red:
Design pipelined, start of the top module:
module pipelined(
    input  wire              clk,
    input  wire              rst,
    input  wire              in_valid,
    output wire              in_ready,
    input  wire signed [15:0] a,
    input  wire signed [15:0] b,
    input  wire signed [15:0] c,
    input  wire signed [15:0] d,
    input  wire signed [15:0] e,
    output reg               out_valid,
    input  wire              out_ready,
    output reg signed [31:0]  y
);
export LEC_CHECK = 0
export ABC_AREA = 1
export CAP_MARGIN = 20
export CORE_ASPECT_RATIO = 0.5
export CORE_MARGIN = 2
export CORE_UTILIZATION = 40
export CTS_CLUSTER_DIAMETER = 261
export CTS_CLUSTER_SIZE = 100
export SETUP_SLACK_MARGIN = -0.79
export SLEW_MARGIN = 20
export TNS_END_PERCENT = 10
create_clock -name core_clock -period 8.0 [get_ports {clk}]
run.sh (not shown) runs the stock make flow with config.mk's settings and CLKGATE_MAP_FILE=.
Edits applied to the flow inputs when going from red to blue:
- ABC_AREA: 1 -> unset
- CTS_CLUSTER_DIAMETER: 261 -> unset
- SETUP_SLACK_MARGIN: -0.79 -> 0.91
- CORE_ASPECT_RATIO: 0.5 -> unset
- CORE_UTILIZATION: 40 -> 72
- TNS_END_PERCENT: 10 -> unset
- PLACE_DENSITY_LB_ADDON: unset -> 0.26
- CTS_CLUSTER_SIZE: 100 -> 25
## What came out
- Comparing red and blue, the lower share of the cycle needed by the critical path after routing is on blue.
- The via-per-instance ratio in blue sits 23% above the value recorded for red.
- blue ended up with a lower arrival time at the worst endpoint than red did.
- Standard-cell row count, blue vs red: down slightly
- Between red and blue, the area of the synthesized netlist per yosys stat is lower for blue.
- [compare] base=red new=blue: overall routed net length went down 19%, initial antenna violation count fell 2.
- Looking at area overhead of the layout relative to synthesis across red and blue, the one that comes out lower is red.
### blue -> green
- CELL_PAD_IN_SITES_GLOBAL_PLACEMENT now 3, previously not set
- PLACE_DENSITY_LB_ADDON no longer set, was 0.26
- CORE_UTILIZATION now 40, was 72
- TNS_END_PERCENT now 40, previously not set
- CTS_CLUSTER_SIZE no longer set, was 25
- CAP_MARGIN now 10, was 20
- SETUP_SLACK_MARGIN no longer set, was 0.91
Findings:
As far as basic-gate share of the synthesized area counting and, or, nand and nor cells goes, green and blue are indistinguishable; the numbers are identical.
In the tables for blue and green, length of routed met3 wiring reads lower with green.
Changes in orange relative to green:
- changing CAP_MARGIN from 10 to 20
- setting ABC_AREA to 1 for the first time
- setting PLACE_DENSITY to 0.77 for the first time
- setting CTS_CLUSTER_SIZE to 100 for the first time
- changing TNS_END_PERCENT from 40 to 10
- removing CELL_PAD_IN_SITES_GLOBAL_PLACEMENT (formerly 3)
- setting CTS_CLUSTER_DIAMETER to 383 for the first time
Notes after the runs:
In the flow results for green and orange, the chip area from the yosys synthesis statistics is larger on orange. The lower area share of and-or/or-and cells after synthesis of green and orange is in orange. Of green and orange, orange shows the higher count of clock-buffer cells in the layout, with green below it. Looking at final cell count without fillers, orange sits 31% above green. Die outline height ended up 6.4% higher on orange than on green. Against green, area of all placed cells without fillers in orange came out worse. orange against green: clock latency on the worst-skew pair essentially unchanged, synthesis-to-finish area growth went down.
### orange -> purple
- clearing PLACE_DENSITY, which used to be 0.77
- putting HOLD_SLACK_MARGIN at -0.05 where nothing was set
- putting CELL_PAD_IN_SITES_DETAIL_PLACEMENT at 1 where nothing was set
- swapping 10 for 55 in TNS_END_PERCENT
- swapping 20 for 10 in CAP_MARGIN
- clearing CTS_CLUSTER_SIZE, which used to be 100
- clearing ABC_AREA, which used to be 1
- clearing CTS_CLUSTER_DIAMETER, which used to be 383
- putting CELL_PAD_IN_SITES_GLOBAL_PLACEMENT at 0 where nothing was set
Every stage of the flow completed for purple, and the final layout passed the timing, DRC and antenna checks. Against orange, number of library cell types mapped by synthesis in purple rose by more than half. purple: normalized max-slew margin 7.3 points above orange. End point of the critical path = s1_p1[29]: purple; end point of the critical path = s1_p1[23]: orange. Compared purple vs orange, and combinational share of cell area is up in purple. From orange to purple the numbers moved as follows: final critical-path setup slack -0.27 ns; final hold violation count neither gained nor lost much. Delta (purple minus orange): hold slack -0.020 ns, global-route wire length before repair lost 5.5%, synthesized chip area reported by yosys fell by 3800 um2. Diff orange -> purple | worst path required time | decrease of 0.02 ns.

* * *

Starting RTL as in the previous note.
==> flow/config.mk <==
export PLATFORM = sky130hd
export DESIGN_NAME = pipelined
export DESIGN_NICKNAME = pipelined
export VERILOG_FILES = /design/flow/design.v
export SDC_FILE = /design/flow/constraint.sdc
export NUM_CORES = 4
export LEC_CHECK = 0
export CAP_MARGIN = 20
export CORE_MARGIN = 2
export CORE_UTILIZATION = 65
export CTS_CLUSTER_DIAMETER = 246
export CTS_CLUSTER_SIZE = 100
export SLEW_MARGIN = 20
==> flow/constraint.sdc <==
create_clock -name core_clock -period 8.0 [get_ports {clk}]
set_input_delay 1.6000 -clock core_clock [delete_from_list [all_inputs] [get_ports {clk}]]
set_output_delay 1.6000 -clock core_clock [all_outputs]
set_load 0.01 [all_outputs]
Change:
- ABC_AREA: not set -> 1
- CORE_ASPECT_RATIO: not set -> 1.89
- CORE_UTILIZATION: 65 -> 37
=> Synthesized cell count rose by 43%; die area rose by 97%; worst setup slack improved by 530 ps; non-clock buffer count fell by 30; utilization fell by 32 points; cell area rose by 13%.
Change:
- ABC_AREA: 1 -> not set
- CORE_ASPECT_RATIO: 1.89 -> not set
- CORE_UTILIZATION: 37 -> 46
- PLACE_DENSITY: not set -> 0.75
- SETUP_SLACK_MARGIN: not set -> -0.79
Result: The new run went through all stages and came out clean. Routed wire length came out lower by 30%. Sequential share of layout area came out higher by 1.1 points. Non-clock buffer count came out higher by 44. Final area came out lower by 10%. Register-to-register slack gets worse by 780 ps. Die area came out lower by 29%. Utilization came out higher by 11 points. Via count came out lower by 20%. Count of clock-buffer cells in the layout came out higher by 2.
Change:
- ABC_AREA: not set -> 1
- CORE_UTILIZATION: 46 -> 40
- CTS_CLUSTER_DIAMETER: 246 -> 383
- PLACE_DENSITY: 0.75 -> not set
Critical path depth is unchanged.
Sequential cell count is unchanged.
Fmax grows by a few percent.
Design area increases by roughly a tenth.
Setup slack gains 380 ps.
Change:
- ABC_AREA: 1 -> not set
- CORE_ASPECT_RATIO: not set -> 0.5
- CORE_UTILIZATION: 40 -> 65
- CTS_CLUSTER_DIAMETER: 383 -> 246
- SETUP_SLACK_MARGIN: -0.79 -> not set
- TNS_END_PERCENT: not set -> 10
Outcome: Setup slack degrades by 440 ps. Wire length is lower by 18%. Die area fell by 45%. Cell area falls by 11%. Worst hold slack is worse by 24 ps.

* * *

pipelined again, from the RTL that the note above started with.
// pipelined
module pipelined(
    input  wire              clk,
    input  wire              rst,
    input  wire              in_valid,
    output wire              in_ready,
    input  wire signed [15:0] a,
    input  wire signed [15:0] b,
    input  wire signed [15:0] c,
    input  wire signed [15:0] d,
    input  wire signed [15:0] e,
    output reg               out_valid,
    input  wire              out_ready,
    output reg signed [31:0]  y
);
    wire s3_ready_in;
    wire s2_ready_in;
    wire s1_ready_in;
    assign s3_ready_in = (~out_valid) || (out_valid && out_ready);
    assign s2_ready_in = (~s2_valid)  || (s2_valid  && s3_ready_in);
    assign s1_ready_in = (~s1_valid)  || (s1_valid  && s2_ready_in);
    assign in_ready = s1_ready_in;
    wire in_send = in_valid && in_ready;
    reg signed [31:0] s1_p1;
    reg signed [31:0] s1_p2;
    reg signed [15:0] s1_e;
    reg               s1_valid;
    always @(posedge clk) begin
        if (rst) begin
            s1_valid <= 1'b0;
            s1_p1    <= 32'sd0;
            s1_p2    <= 32'sd0;
            s1_e     <= 16'sd0;
        end else if (s1_ready_in) begin
            s1_valid <= in_send;
            if (in_send) begin
                s1_p1 <= $signed(a) * $signed(b);
                s1_p2 <= $signed(c) * $signed(d);
                s1_e  <= e;
            end
        end
    end
    reg signed [31:0] s2_s;
    reg signed [15:0] s2_e;
    reg               s2_valid;
    always @(posedge clk) begin
        if (rst) begin
            s2_valid <= 1'b0;
            s2_s     <= 32'sd0;
            s2_e     <= 16'sd0;
        end else if (s2_ready_in) begin
            s2_valid <= s1_valid;
            if (s1_valid) begin
                s2_s <= s1_p1 + s1_p2;
                s2_e <= s1_e;
            end
        end
    end
    always @(posedge clk) begin
        if (rst) begin
            out_valid <= 1'b0;
            y         <= 32'sd0;
        end else if (s3_ready_in) begin
            out_valid <= s2_valid;
            if (s2_valid) begin
                y <= s2_s + $signed(s2_e);
            end
        end
    end
endmodule
Settings: LEC_CHECK=0, CAP_MARGIN=20, CORE_MARGIN=2, CORE_UTILIZATION=72, CTS_CLUSTER_DIAMETER=174, CTS_CLUSTER_SIZE=95, PLACE_DENSITY=0.36, SLEW_MARGIN=20, TNS_END_PERCENT=5; clock period 7.37 ns.
Edit:
CTS_CLUSTER_DIAMETER = default   (was 174)
CTS_CLUSTER_SIZE = 58   (was 95)
PLACE_DENSITY = 0.67   (was 0.36)
SETUP_SLACK_MARGIN = -0.1   (was default)
TNS_END_PERCENT = default   (was 5)
clock period = 6.23 ns   (was 7.37 ns; I/O delays follow)
The new run stopped in global routing (5_1_grt) on ODB-0269; synthesized cell count does not change; die area is unchanged; area after synthesis stays the same.
Edit:
CORE_UTILIZATION = 10   (was 72)
CTS_CLUSTER_SIZE = default   (was 58)
PLACE_DENSITY = default   (was 0.67)
SETUP_SLACK_MARGIN = default   (was -0.1)
clock period = 9.96 ns   (was 6.23 ns; I/O delays follow)
After rerunning:
- The new run went through all stages and came out clean
- die size goes up to 7.0 times its value
- area after synthesis is unchanged
- synthesized cell count stays the same
Edit:
CORE_UTILIZATION = 61   (was 10)
SETUP_SLACK_MARGIN = 1.56   (was default)
clock period = 5.9 ns   (was 9.96 ns; I/O delays follow)
Outcome: The new run completed and failed the layout checks on negative setup slack; routed wire length is lower by 6.2%; setup slack degrades by 2.2 ns; via count came out higher by 11%; utilization rises by 66 points; sequential cell count stays the same; worst hold slack hardly moves; synthesized cell count is unchanged; clock-buffer cell count increases by 1.
Edit:
CORE_UTILIZATION = 72   (was 61)
CTS_CLUSTER_SIZE = 51   (was default)
PLACE_DENSITY = 0.67   (was default)
SETUP_SLACK_MARGIN = -0.1   (was 1.56)
clock period = 6.23 ns   (was 5.9 ns; I/O delays follow)
Effect:
- The new run stopped in global routing (5_1_grt)
- die area came out lower by about a fifth
- synthesized area is unchanged
- synthesized cell count is unchanged
Edit:
CTS_CLUSTER_SIZE = default   (was 51)
SETUP_SLACK_MARGIN = -0.32   (was -0.1)
clock period = 5.9 ns   (was 6.23 ns; I/O delays follow)
Effect:
- Now the flow finished but failed the layout checks on negative setup slack
- die area stays the same
- area after synthesis stays the same
- synthesized cell count does not change
